## run A
## ex2_1
module ex2_1 (
	      input 		 clk, rst, validi,
	      input [31:0] 	 data_in,
	      output logic 	 valido, 
	      output logic [31:0] data_out
	      );
   enum 			 {S0, S1, S2} state, next;
   logic [31:0]  		 a1, a2, a3;
   logic [31:0]			 counter;
   always_ff @(posedge clk or posedge rst) begin
      if (rst) begin
	 data_out <= 32'b0;
	 valido <= 1'b0;
	 state = S0;
	 counter = 0;
	 a1 = 0;
	 a2 = 0;
	 a3 = 0;
      end
      else begin
	 case (state)
	   S0: begin
	      if (validi) 
		  	begin
		  		a1 = data_in;
		  		a2 += data_in;
		  		a3 *= data_in;
		  		data_out <= a2;
		 		if(counter > 2 && (counter % 3 == 0)) 
					begin
	 	 				valido <= 1'b1;
		 			end
		 		next = S1;
		 		counter += 1;
		  	end
		  else 
		  	begin
		 		next = S0;
		 		counter = 0;
				valido <= 1'b0;
	      	end
	   end
	   S1: begin
	      if (validi) 
		  	begin
		 		a1 *= data_in;
		 		a2 = data_in;
		 		a3 += data_in;
		 		data_out <= a3;
		 		if(counter > 2 && (counter % 3 == 1)) 
					begin
	 	 				valido <= 1'b1;
		 			end
		 		next = S2;
		 		counter += 1;
			end	      
		  else 
		  	begin
				next = S0;
				counter = 0;
				valido <= 1'b0;
		  	end
	   end
	   S2: begin
	      if (validi) 
		  	begin
		 		a1 += data_in;
		 		a2 *= data_in;
		 		a3 = data_in;
		 		data_out <= a1;
		 		if(counter % 3 == 2) 
					begin
		 				valido <= 1'b1;
		  			end
	      		next = S0;
		  		counter += 1;
			end
		  else 
		  	begin
				next = S0;
		 		counter = 0;
				valido <= 1'b0;
			end
	   end
	 endcase
	 state = next;
      end
   end
endmodule
make LEC_CHECK=0 ABC_AREA=0 CAP_MARGIN=15 CORE_MARGIN=2 CORE_UTILIZATION=71 CTS_CLUSTER_DIAMETER=28 HOLD_SLACK_MARGIN=-0.09 SETUP_SLACK_MARGIN=2.3 SLEW_MARGIN=20 finish   # period 8.23 ns
run.sh (not shown) runs the stock make flow with config.mk's settings and CLKGATE_MAP_FILE=.
Run A finished all stages; however, its layout fails the closing checks, the failures being negative setup slack.
Modified inputs, run B compared to run A
diff --git a/flow/config.mk b/flow/config.mk
--- a/flow/config.mk
+++ b/flow/config.mk
@@ -8 +8 @@
-export ABC_AREA = 0
+export ABC_AREA = 1
@@ -12 +12 @@
-export CTS_CLUSTER_DIAMETER = 28
+export CTS_CLUSTER_DIAMETER = 225
@@ -14 +13,0 @@
-export SETUP_SLACK_MARGIN = 2.3
==> flow/constraint.sdc <==
create_clock -name core_clock -period 7.69 [get_ports {clk}]
set_input_delay 1.5380 -clock core_clock [delete_from_list [all_inputs] [get_ports {clk}]]
set_output_delay 1.5380 -clock core_clock [all_outputs]
set_load 0.01 [all_outputs]
- Of run B and run A, none finishes clean.
- Going from run A to run B, clock-pin transition on the worst setup and hold timing paths went down 0.03 ns, final count of negative-setup-slack endpoints went up 7, clock network contribution to total cell area held.
- Looking at run B and run A, the overall routed net length is a wash.
- Run B -> run A: total number of sequential cells delta 0, exact match
- Run B -> run A: clock skew flat
- Final weighted congestion of routability-driven global placement for run B: 1.8% up relative to run A
- Between run B and run A, it is run B whose number of nets in the final layout is higher, by 613.
- When run B is measured against run A, its number of cells in the design after placement turns out 685 higher.
### run B -> run C
diff --git a/flow/config.mk b/flow/config.mk
--- a/flow/config.mk
+++ b/flow/config.mk
@@ -8,2 +8 @@
-export ABC_AREA = 1
-export CAP_MARGIN = 15
+export CAP_MARGIN = 20
@@ -11,3 +10 @@
-export CORE_UTILIZATION = 71
-export CTS_CLUSTER_DIAMETER = 225
-export HOLD_SLACK_MARGIN = -0.09
+export CORE_UTILIZATION = 34
==> flow/constraint.sdc <==
create_clock -name core_clock -period 9.8 [get_ports {clk}]
set_input_delay 1.9600 -clock core_clock [delete_from_list [all_inputs] [get_ports {clk}]]
set_output_delay 1.9600 -clock core_clock [all_outputs]
set_load 0.01 [all_outputs]
### Flow results
- Run C was carried through to the last stage, and its layout satisfied the timing, DRC and antenna checks.
- Run C reports a lower fraction of the cycle the final worst path needs than run B does.
- Of the two values seen for critical path startpoint, data_in[4] was produced by run C and counter[30]$_DFFE_PP0N_ by run B.
- After detailed routing, run B needs more wire than run C.
- The post-synthesis cell count from yosys in run C is 0.923 times that in run B.
Input-level comparison between run D and run C:
diff --git a/flow/config.mk b/flow/config.mk
--- a/flow/config.mk
+++ b/flow/config.mk
@@ -8 +8 @@
-export CAP_MARGIN = 20
+export CAP_MARGIN = 15
@@ -10 +10,2 @@
-export CORE_UTILIZATION = 34
+export CORE_UTILIZATION = 71
+export SETUP_SLACK_MARGIN = -0.59
==> flow/constraint.sdc <==
create_clock -name core_clock -period 8.13 [get_ports {clk}]
set_input_delay 1.6260 -clock core_clock [delete_from_list [all_inputs] [get_ports {clk}]]
set_output_delay 1.6260 -clock core_clock [all_outputs]
set_load 0.01 [all_outputs]
[summary]
[run D] flow finished | final checks: failed | reasons: negative setup slack
Met3 track utilization from global routing delta for run D relative to run C: 11 points higher
In run D the pre-CTS setup slack turned out 1.09 ns lower than in run C.
### run D -> run E
diff --git a/flow/config.mk b/flow/config.mk
--- a/flow/config.mk
+++ b/flow/config.mk
@@ -8 +8 @@
-export CAP_MARGIN = 15
+export CAP_MARGIN = 20
@@ -10,2 +10 @@
-export CORE_UTILIZATION = 71
-export SETUP_SLACK_MARGIN = -0.59
+export CORE_UTILIZATION = 40
==> flow/constraint.sdc <==
create_clock -name core_clock -period 10.0 [get_ports {clk}]
set_input_delay 2.0000 -clock core_clock [delete_from_list [all_inputs] [get_ports {clk}]]
set_output_delay 2.0000 -clock core_clock [all_outputs]
set_load 0.01 [all_outputs]
[summary]
Run E: all stages complete, timing, DRC and antenna checks passed
On maximum number of pins on one net before global-route repair: run E sits below run D.
Run E vs run D, number of well taps went up by 882.
Met3 capacity usage during global routing | run E below run D
On layout clock buffer count: run E sits below run D.
Comparing run E against run D, there is no change at all in flip-flop count.
Looking only at routed wire length, and setting everything else aside, the lower value of run E and run D goes to run E.
Sequential cell area in the final layout: run E vs run D — no meaningful difference
Looking at setup slack, run E sits above run D.
Changes in run F relative to run E:
diff --git a/flow/config.mk b/flow/config.mk
--- a/flow/config.mk
+++ b/flow/config.mk
@@ -10 +10,3 @@
-export CORE_UTILIZATION = 40
+export CORE_UTILIZATION = 55
+export CTS_CLUSTER_DIAMETER = 394
+export CTS_CLUSTER_SIZE = 100
@@ -11,0 +14 @@
+export TNS_END_PERCENT = 40
Notes after the runs:
Higher non-clock buffer instance count of the final layout among run E and run F: run E. Fraction of area in registers: run E vs run F — no meaningful difference. From run E to run F, CTS H-tree depth did not move at all. For area used by multi-input combinational logic, run E and run F come out practically identical. Lower worst hold slack after final layout among run E and run F: run F. Lower post-route cell area among run E and run F: run F. Run F — maximum frequency from static timing analysis 0.49 MHz lower, run E as reference. [compare] base=run E new=run F: clock buffer count grew by 4, instance area at placement decreased about 1.1%.
